==> wip/nickel: inputs <==
==> flow/design.v <==
`timescale 1ns / 1ps
module ALU(output_data, zero, sourceA, sourceB, ALUSel);
parameter word_size = 32;
input [word_size-1:0] sourceA, sourceB;
input [2:0] ALUSel; 
output reg [word_size-1:0] output_data;
output zero;
always @(sourceA, sourceB, ALUSel) begin
	case (ALUSel)
		3'b000: output_data = sourceA + sourceB;
		3'b001: output_data = sourceA - sourceB;
		3'b010: output_data = ($signed(sourceA) < $signed(sourceB))? 1 : 0;
		3'b011: output_data = (sourceA >> sourceB);
		3'b100: output_data = (sourceA << sourceB);
		3'b101: output_data = sourceA | sourceB;
		4'b110: output_data = sourceA & sourceB;
		4'b111: output_data = sourceA ^ sourceB;
		default: output_data = 0;
	endcase
end
assign zero = (output_data == 0);
endmodule
`timescale 1ns / 1ps
module RegFile (rna,rnb,d,wn,we,clk,clrn,qa,qb);
	input 	[4:0]	rna,rnb,wn;
	input 	[31:0] 	d;
	input		we,clk,clrn;
	output 	[31:0] 	qa,qb;
	reg 	[31:0] 	register [0:31];  
	assign qa = (rna == 0)? 0 : register[rna];  
	assign qb = (rnb == 0)? 0 : register[rnb];  
	always @(posedge clk) begin
		if ((wn != 0) && (we == 1))  
			register[wn] <= d;
	end
endmodule
`timescale 1ns / 1ps
module holding_reg(output_data, input_data, write, clk, reset, resetData);
parameter word_size = 32;
input [word_size-1:0] input_data;
input [word_size-1:0] resetData;
input	write, clk, reset;
output [word_size-1:0] output_data;
reg [word_size-1:0] content;
assign output_data = content;
always @(posedge clk) begin
	if (reset) begin
		content <= resetData;
	end
	else if (write) begin
		content <= input_data;
	end
end
endmodule
`timescale 1ns / 1ps
module mux_1bit(output_data, input_data0, input_data1, select);
parameter word_size = 32;
input select;
input [word_size-1:0] input_data0, input_data1;
output reg [word_size-1:0] output_data;
always @(select or input_data0 or input_data1) begin
	case (select)
		0: output_data <= input_data0;
		1: output_data <= input_data1;
		default: output_data <= 0;
	endcase
end
endmodule
`timescale 1ns / 1ps
module mux_2bit(output_data, input_data0, input_data1, input_data2, input_data3, select);
parameter word_size = 32;
input [1:0] select;
input [word_size-1:0] input_data0, input_data1, input_data2, input_data3;
output reg [word_size-1:0] output_data;
always @(input_data0 or input_data1 or input_data2 or input_data3 or select) begin
	case (select)
		0: output_data <= input_data0;
		1: output_data <= input_data1;
		2: output_data <= input_data2;
		3: output_data <= input_data3;
		default: output_data <= 0;
	endcase
end
endmodule
`timescale 1ns / 1ps
module read_mux(output_data, input_data0, input_data1, input_data2, select);
parameter word_size = 5;
input [1:0] select;
input [word_size-1:0] input_data0, input_data1, input_data2;
output reg [word_size-1:0] output_data;
always @(select or input_data0 or input_data1 or input_data2) begin
	case (select)
		2'b00: output_data <= input_data0;
		2'b01: output_data <= input_data1;
		2'b10: output_data <= input_data2;
		default: output_data <= 0;
	endcase
end
endmodule
`timescale 1ns / 1ps
module sign_extend(input_data, output_data);
parameter word_size = 32;
parameter imm_size = 16;
input [imm_size-1:0] input_data;
output [word_size-1:0] output_data;
assign output_data = $signed(input_data);
endmodule
`timescale 1ns / 1ps
module zero_extend(input_data, output_data);
parameter word_size = 32;
parameter imm_size = 16;
input [imm_size-1:0] input_data;
output [word_size-1:0] output_data;
assign output_data = $unsigned(input_data);
endmodule
`timescale 1ns / 1ps
module sa_extend(input_data, output_data);
parameter word_size = 32;
parameter sa_size = 5;
input [sa_size-1:0] input_data;
output [word_size-1:0] output_data;
assign output_data = $unsigned(input_data);
endmodule
`timescale 1ns / 1ps
module CU(decode, clk, reset, zero, RegWre, PCWre, IRWre, ALUSrcB, ALUOp, ALUM2Reg, RegOut, DataMemRw,
     PCSrc, ExtSel, InsMemRW, WrRegData, SAExt , state, next_state, halted);
	input clk;
	input reset;
	input [5:0] decode;
	input zero;
	output reg RegWre,PCWre,IRWre,ALUSrcB,ALUM2Reg,DataMemRw,ExtSel, InsMemRW, WrRegData, SAExt;
	output reg [1:0] PCSrc;
	output reg [1:0] RegOut;
	output reg [2:0] ALUOp;
	output reg [2:0] state;
	output reg [2:0] next_state;
	output reg halted;
	parameter [2:0] sif   = 3'b000,
						 sid   = 3'b001,
						 sexe1 = 3'b110,
						 sexe2 = 3'b101,
						 sexe3 = 3'b010,
						 smem  = 3'b011,
						 swb1  = 3'b111,
						 swb2  = 3'b100;
	parameter [5:0] op_add  = 6'b000000,
						 op_sub  = 6'b000001,
						 op_addi = 6'b000010,
						 op_or   = 6'b010000,
						 op_and  = 6'b010001,
						 op_ori  = 6'b010010,
						 op_sll  = 6'b011000,
						 op_move = 6'b100000,
						 op_slt  = 6'b100111,
						 op_sw   = 6'b110000,
						 op_lw   = 6'b110001,
						 op_beq  = 6'b110100,
						 op_j    = 6'b111000,
						 op_jr   = 6'b111001,
						 op_jal  = 6'b111010,
						 op_halt = 6'b111111;
	always @(posedge clk) begin
		if (reset) begin
			state <= sif;
			halted <= 0;
		end else begin
			state <= next_state;
			if (state == sid && decode == op_halt)
				halted <= 1;
		end
	end
	always @(*) begin
		PCWre = 0;       
		IRWre = 0;       
		PCSrc = 2'b00;   
		ExtSel = 0;      
		SAExt = 0;       
		ALUSrcB = 0;     
		ALUOp = 3'b000;  
		DataMemRw = 0;   
		ALUM2Reg = 0;    
		RegOut = 2'b10;  
		RegWre = 0;      
		WrRegData = 0;   
		InsMemRW = 0;    
		next_state = state;
		if (reset) begin
			IRWre = 1;
			next_state = sif;
		end else begin
			case (state)
				sif: begin
					next_state = sid;
					IRWre = 1;
				end
				sid: begin
					case (decode)
						op_add : begin next_state = sexe1; end
						op_sub : begin next_state = sexe1; end
						op_addi: begin next_state = sexe1; ExtSel = 1; end
						op_or  : begin next_state = sexe1; end
						op_and : begin next_state = sexe1; end
						op_ori : begin next_state = sexe1; ExtSel = 1; end
						op_move: begin next_state = sexe1; end
						op_slt : begin next_state = sexe1; end
						op_sll : begin next_state = sexe1; end
						op_beq : begin next_state = sexe2; ExtSel = 1; end
						op_sw  : begin next_state = sexe3; ExtSel = 1; end
						op_lw  : begin next_state = sexe3; ExtSel = 1; end
						op_j   : begin next_state = sif; PCWre = 1; PCSrc = 2'b11; end
						op_jal : begin next_state = sif; PCWre = 1; PCSrc = 2'b11; RegOut = 2'b00; RegWre = 1; end
						op_jr  : begin next_state = sif; PCWre = 1; PCSrc = 2'b10; end
						op_halt: begin next_state = sif; end
						default: ;
					endcase
				end
				sexe1: begin
					next_state = swb1;
					WrRegData = 1;
					case (decode)
						op_add :begin ALUOp = 3'b000; end
						op_sub :begin ALUOp = 3'b001; end
						op_addi:begin ALUOp = 3'b000; ALUSrcB = 1; end
						op_or  :begin ALUOp = 3'b101; end
						op_and :begin ALUOp = 3'b110; end
						op_ori :begin ALUOp = 3'b101; ALUSrcB = 1; end
						op_move:begin ALUOp = 3'b000; end
						op_slt :begin ALUOp = 3'b010; end
						op_sll :begin ALUOp = 3'b100; ALUSrcB = 1; SAExt = 1; end
						default: ;
					endcase
				end
				sexe2: begin
					next_state = sif;
					ALUOp = 3'b001;
					PCWre = 1;
					PCSrc = zero ? 2'b01 : 2'b00;
				end
				sexe3: begin
					case (decode)
						op_sw  : begin next_state = smem; ALUOp = 3'b000; ALUSrcB = 1; end
						op_lw  : begin next_state = smem; ALUOp = 3'b000; ALUSrcB = 1; end
						default: ;
					endcase
				end
				smem: begin
					case (decode)
						op_sw  : begin next_state = sif; DataMemRw = 1; PCWre = 1; end
						op_lw  : begin next_state = swb2; ALUM2Reg = 1; end
						default: ;
					endcase
				end
				swb1: begin
					next_state = sif;
					PCWre = 1;
					WrRegData = 1;
					RegWre = 1;
					case (decode)
						op_add : begin RegOut = 2'b10; end
						op_sub : begin RegOut = 2'b10; end
						op_addi: begin RegOut = 2'b01; end
						op_or  : begin RegOut = 2'b10; end
						op_and : begin RegOut = 2'b10; end
						op_ori : begin RegOut = 2'b01; end
						op_move: begin RegOut = 2'b10; end
						op_slt : begin RegOut = 2'b10; end
						op_sll : begin RegOut = 2'b10; end
						default: ;
					endcase
				end
				swb2: begin
					next_state = sif;
					PCWre = 1;
					WrRegData = 1;
					RegWre = 1;
					RegOut = 2'b01;
				end
			endcase
		end
	end
endmodule
`timescale 1ns / 1ps
module DataPath(decode, clk, reset, zero, RegWre, PCWre, IRWre, ALUSrcB, ALUOp, ALUM2Reg, RegOut, DataMemRw,
     PCSrc, ExtSel, InsMemRW, WrRegData, SAExt, initPC, PCout,
     IMout, DMout, DAddr, DWData, DWe);
	input clk;
	input reset;
	output [5:0] decode;
	output zero;
	input RegWre,PCWre,ALUSrcB,ALUM2Reg,DataMemRw,ExtSel, InsMemRW, IRWre, WrRegData, SAExt;
	input [1:0] PCSrc;
	input [1:0] RegOut;
	input [2:0] ALUOp;
	input [31:0] initPC;
	input [31:0] IMout;       
	input [31:0] DMout;       
	output [31:0] DAddr;
	output [31:0] DWData;
	output DWe;
	parameter word_size = 32;
	parameter zero32 = 32'h0000;
	wire [word_size-1:0] PCin; 
	output [word_size-1:0] PCout;
	wire [word_size-1:0] IRout;
	wire [word_size-1:0] MDRout;
	wire [word_size-1:0] MDRin;
	wire [word_size-1:0] immZE, immSE, saSAE;
	wire [4:0] write_address;
	wire [word_size-1:0] write_data;
	wire [word_size-1:0] read_data_1, read_data_2;
	wire [word_size-1:0] Aout, Bout;
	wire [word_size-1:0] top_extend_wire;
	wire [word_size-1:0] origin_extend_wire;
	wire [word_size-1:0]	sourceB;
	wire [word_size-1:0] ALU_wire;
	wire [word_size-1:0] ALUOut_wire;
	wire [15:0] immediate;
	wire [4:0] rs, rt, rd, sa;
	wire [25:0] j_address;
	assign decode = IRout[31:26];
	assign immediate = IRout[15:0];
	assign rs = IRout[25:21];
	assign rt = IRout[20:16];
	assign rd = IRout[15:11];
	assign sa = IRout[10:6];
	assign j_address[25:0] = IRout[25:0];
	assign DAddr = ALUOut_wire;
	assign DWData = Bout;
	assign DWe = DataMemRw;
	RegFile		RF(rs, rt, write_data, write_address, RegWre,
						clk, 1'b1, read_data_1, read_data_2);
	holding_reg IR(IRout, IMout, IRWre, clk, reset, zero32);
	holding_reg	A(Aout, read_data_1, 1'b1, clk, reset, zero32);
	holding_reg B(Bout, read_data_2, 1'b1, clk, reset, zero32);
	holding_reg	ALUOut(ALUOut_wire, ALU_wire, 1'b1, clk, reset, zero32);
	holding_reg MDR(MDRout, MDRin, 1'b1, clk, reset, zero32);
	zero_extend	ZE(immediate, immZE);
	sign_extend SE(immediate, immSE);
	sa_extend   SAE(sa, saSAE);
	mux_1bit extend_mux(origin_extend_wire, immZE, immSE, ExtSel);
	mux_1bit sa_extend_mux(top_extend_wire, origin_extend_wire, saSAE,  SAExt);
	read_mux	read_sel_mux(write_address, 5'b11111, rt, rd, RegOut); 
	mux_1bit write_data_mux(write_data,PCout+4, MDRout,  WrRegData);
	mux_1bit ALUSrcB_mux(sourceB, Bout, top_extend_wire, ALUSrcB);
	mux_1bit ALUM2Reg_mux(MDRin, ALU_wire, DMout, ALUM2Reg);
	wire [31:0] jump_address;
	assign jump_address[31:28] = PCout[31:28];
	assign jump_address[27:2] = j_address[25:0];
	assign jump_address[1:0] = 2'b00;
	mux_2bit	PC_mux(PCin,
						 PCout+4,        
						 PCout+4+(immSE<<2),  
						 read_data_1,    
						 jump_address,  
						 PCSrc);
	holding_reg	PC(PCout, PCin, PCWre, clk, reset, initPC);
	ALU	mainALU(ALU_wire, zero, Aout, sourceB, ALUOp);
endmodule
`timescale 1ns / 1ps
module CPU(clk, reset, initPC,
			  imem_addr, imem_rdata,
			  dmem_addr, dmem_wdata, dmem_we, dmem_rdata,
			  halted);
	input clk, reset;
	input [31:0] initPC;
	output [31:0] imem_addr;
	input  [31:0] imem_rdata;
	output [31:0] dmem_addr;
	output [31:0] dmem_wdata;
	output dmem_we;
	input  [31:0] dmem_rdata;
	output halted;
	wire [5:0] decode;
	wire zero, RegWre,PCWre,ALUSrcB,ALUM2Reg,DataMemRw,ExtSel, InsMemRW, IRWre, WrRegData, SAExt;
	wire [1:0] PCSrc;
	wire [1:0] RegOut;
	wire [2:0] ALUOp;
	wire [2:0] state, next_state;
	wire [31:0] PCout;
	assign imem_addr = PCout;
	CU _CU(decode, clk, reset, zero, RegWre, PCWre, IRWre, ALUSrcB, ALUOp, ALUM2Reg, RegOut, DataMemRw,
     PCSrc, ExtSel, InsMemRW, WrRegData, SAExt, state, next_state, halted);
	DataPath _DataPath(decode, clk, reset, zero, RegWre, PCWre, IRWre, ALUSrcB, ALUOp, ALUM2Reg, RegOut, DataMemRw,
     PCSrc, ExtSel, InsMemRW, WrRegData, SAExt, initPC, PCout,
     imem_rdata, dmem_rdata, dmem_addr, dmem_wdata, dmem_we);
endmodule
==> flow/run.sh <==
#!/bin/bash
# the make line also repeats each setting of config.mk as NAME=value (left out here)
make -C /OpenROAD-flow-scripts/flow DESIGN_CONFIG=/design/flow/config.mk WORK_HOME=/design/flow/orfs CLKGATE_MAP_FILE= finish
==> flow/config.mk <==
export PLATFORM = sky130hd
export DESIGN_NAME = CPU
export DESIGN_NICKNAME = CPU
export VERILOG_FILES = /design/flow/design.v
export SDC_FILE = /design/flow/constraint.sdc
export NUM_CORES = 4
export LEC_CHECK = 0
export ABC_AREA = 0
export CAP_MARGIN = 20
export CORE_MARGIN = 2
export CORE_UTILIZATION = 72
export CTS_CLUSTER_DIAMETER = 147
export CTS_CLUSTER_SIZE = 99
export PLACE_DENSITY = 0.43
export SETUP_SLACK_MARGIN = -0.25
export SLEW_MARGIN = 20
export TNS_END_PERCENT = 20
==> flow/constraint.sdc <==
create_clock -name core_clock -period 5.64 [get_ports {clk}]
set_input_delay 1.1280 -clock core_clock [delete_from_list [all_inputs] [get_ports {clk}]]
set_output_delay 1.1280 -clock core_clock [all_outputs]
set_load 0.01 [all_outputs]
==> wip/umber: changes against wip/nickel <==
- ABC_AREA: 0 -> 1
- CAP_MARGIN: 20 -> 15
- CORE_ASPECT_RATIO: unset -> 0.51
- CORE_UTILIZATION: 72 -> 25
- CTS_CLUSTER_DIAMETER: 147 -> unset
- CTS_CLUSTER_SIZE: 99 -> unset
- HOLD_SLACK_MARGIN: unset -> -0.06
- MAX_ROUTING_LAYER: unset -> met4
- PLACE_DENSITY: 0.43 -> unset
- SETUP_SLACK_MARGIN: -0.25 -> unset
- TNS_END_PERCENT: 20 -> 75
==> flow/constraint.sdc (replaced) <==
create_clock -name core_clock -period 15.2 [get_ports {clk}]
set_input_delay 3.0400 -clock core_clock [delete_from_list [all_inputs] [get_ports {clk}]]
set_output_delay 3.0400 -clock core_clock [all_outputs]
set_load 0.01 [all_outputs]
==> wip/indigo: changes against wip/nickel <==
- ABC_AREA: 0 -> unset
- CORE_UTILIZATION: 72 -> 52
- CTS_CLUSTER_DIAMETER: 147 -> unset
- CTS_CLUSTER_SIZE: 99 -> unset
- PLACE_DENSITY: 0.43 -> unset
- SETUP_SLACK_MARGIN: -0.25 -> unset
- TNS_END_PERCENT: 20 -> unset
==> flow/constraint.sdc (replaced) <==
create_clock -name core_clock -period 5.03 [get_ports {clk}]
set_input_delay 1.0060 -clock core_clock [delete_from_list [all_inputs] [get_ports {clk}]]
set_output_delay 1.0060 -clock core_clock [all_outputs]
set_load 0.01 [all_outputs]
==> wip/fjord: changes against wip/nickel <==
- ABC_AREA: 0 -> unset
- CORE_UTILIZATION: 72 -> 40
- CTS_CLUSTER_DIAMETER: 147 -> unset
- CTS_CLUSTER_SIZE: 99 -> unset
- PLACE_DENSITY: 0.43 -> unset
- SETUP_SLACK_MARGIN: -0.25 -> unset
- TNS_END_PERCENT: 20 -> unset
==> flow/constraint.sdc (replaced) <==
create_clock -name core_clock -period 10.0 [get_ports {clk}]
set_input_delay 2.0000 -clock core_clock [delete_from_list [all_inputs] [get_ports {clk}]]
set_output_delay 2.0000 -clock core_clock [all_outputs]
set_load 0.01 [all_outputs]
==> comparison table <==
item	wip/umber	wip/fjord	wip/indigo	wip/nickel
Run status	finished clean	finished clean	finished with violations	stopped before the end
Last stage reached	-	-	-	5_1_grt
Reasons for failing layout checks	-	-	setup timing	-
Post-route cell area	76,290 um2	74,480 um2	81,870 um2	-
Gates resized, CTS repair	0	0	100	71
XOR/XNOR Area Share	0.6741%	1.193%	1.193%	1.193%
Rel. slew slack	9.256%	21.43%	20.75%	-
Data arrival at the endpoint of the critical path	11.57 ns	9.40 ns	6.81 ns	-
Detailed-route via count	63,960	45,330	48,600	-
Met1 routed wirelength after detailed routing	147.1 mm	97.53 mm	95.77 mm	-
Worst Max-Slew Pin Slew	1.352 ns	1.179 ns	1.189 ns	-
Sequential standard cell area	35,220 um2	35,230 um2	35,230 um2	-
Layout Skew	0.06099 ns	0.05068 ns	0.05256 ns	-
Fraction of power spent switching nets	49.14%	31.24%	31.19%	-
Residual DRC count	0	0	0	-
Final total negative setup slack	0 ns	0 ns	-38.00 ns	-
Post-layout utilization of the core	29.06%	46.44%	66.31%	-
Leakage power summed over all cells	0.02752 uW	0.02435 uW	0.02870 uW	-
Core Rows	134	147	129	109
Total die area	269,400 um2	164,700 um2	127,100 um2	92,140 um2
Proportion of power drawn by the clock network	20.8%	34.7%	32.7%	-
Net switching power	7073 uW	4557 uW	9663 uW	-
Area share of the largest cell type after synthesis	47.86%	49.09%	49.09%	49.09%
Adder Share, Synth	2.659%	2.727%	2.727%	2.727%
Fill cell total of the finished layout	27,470	14,100	8,929	-
Avg Inst Size Synth	8.772 um2	14.15 um2	14.15 um2	14.15 um2
Core Area	262,600 um2	160,400 um2	123,500 um2	88,650 um2
Multi-input gate share of total cell area	36.04%	37.86%	35.56%	-
No activity file was given, so power comes from the tool's default toggle rates.
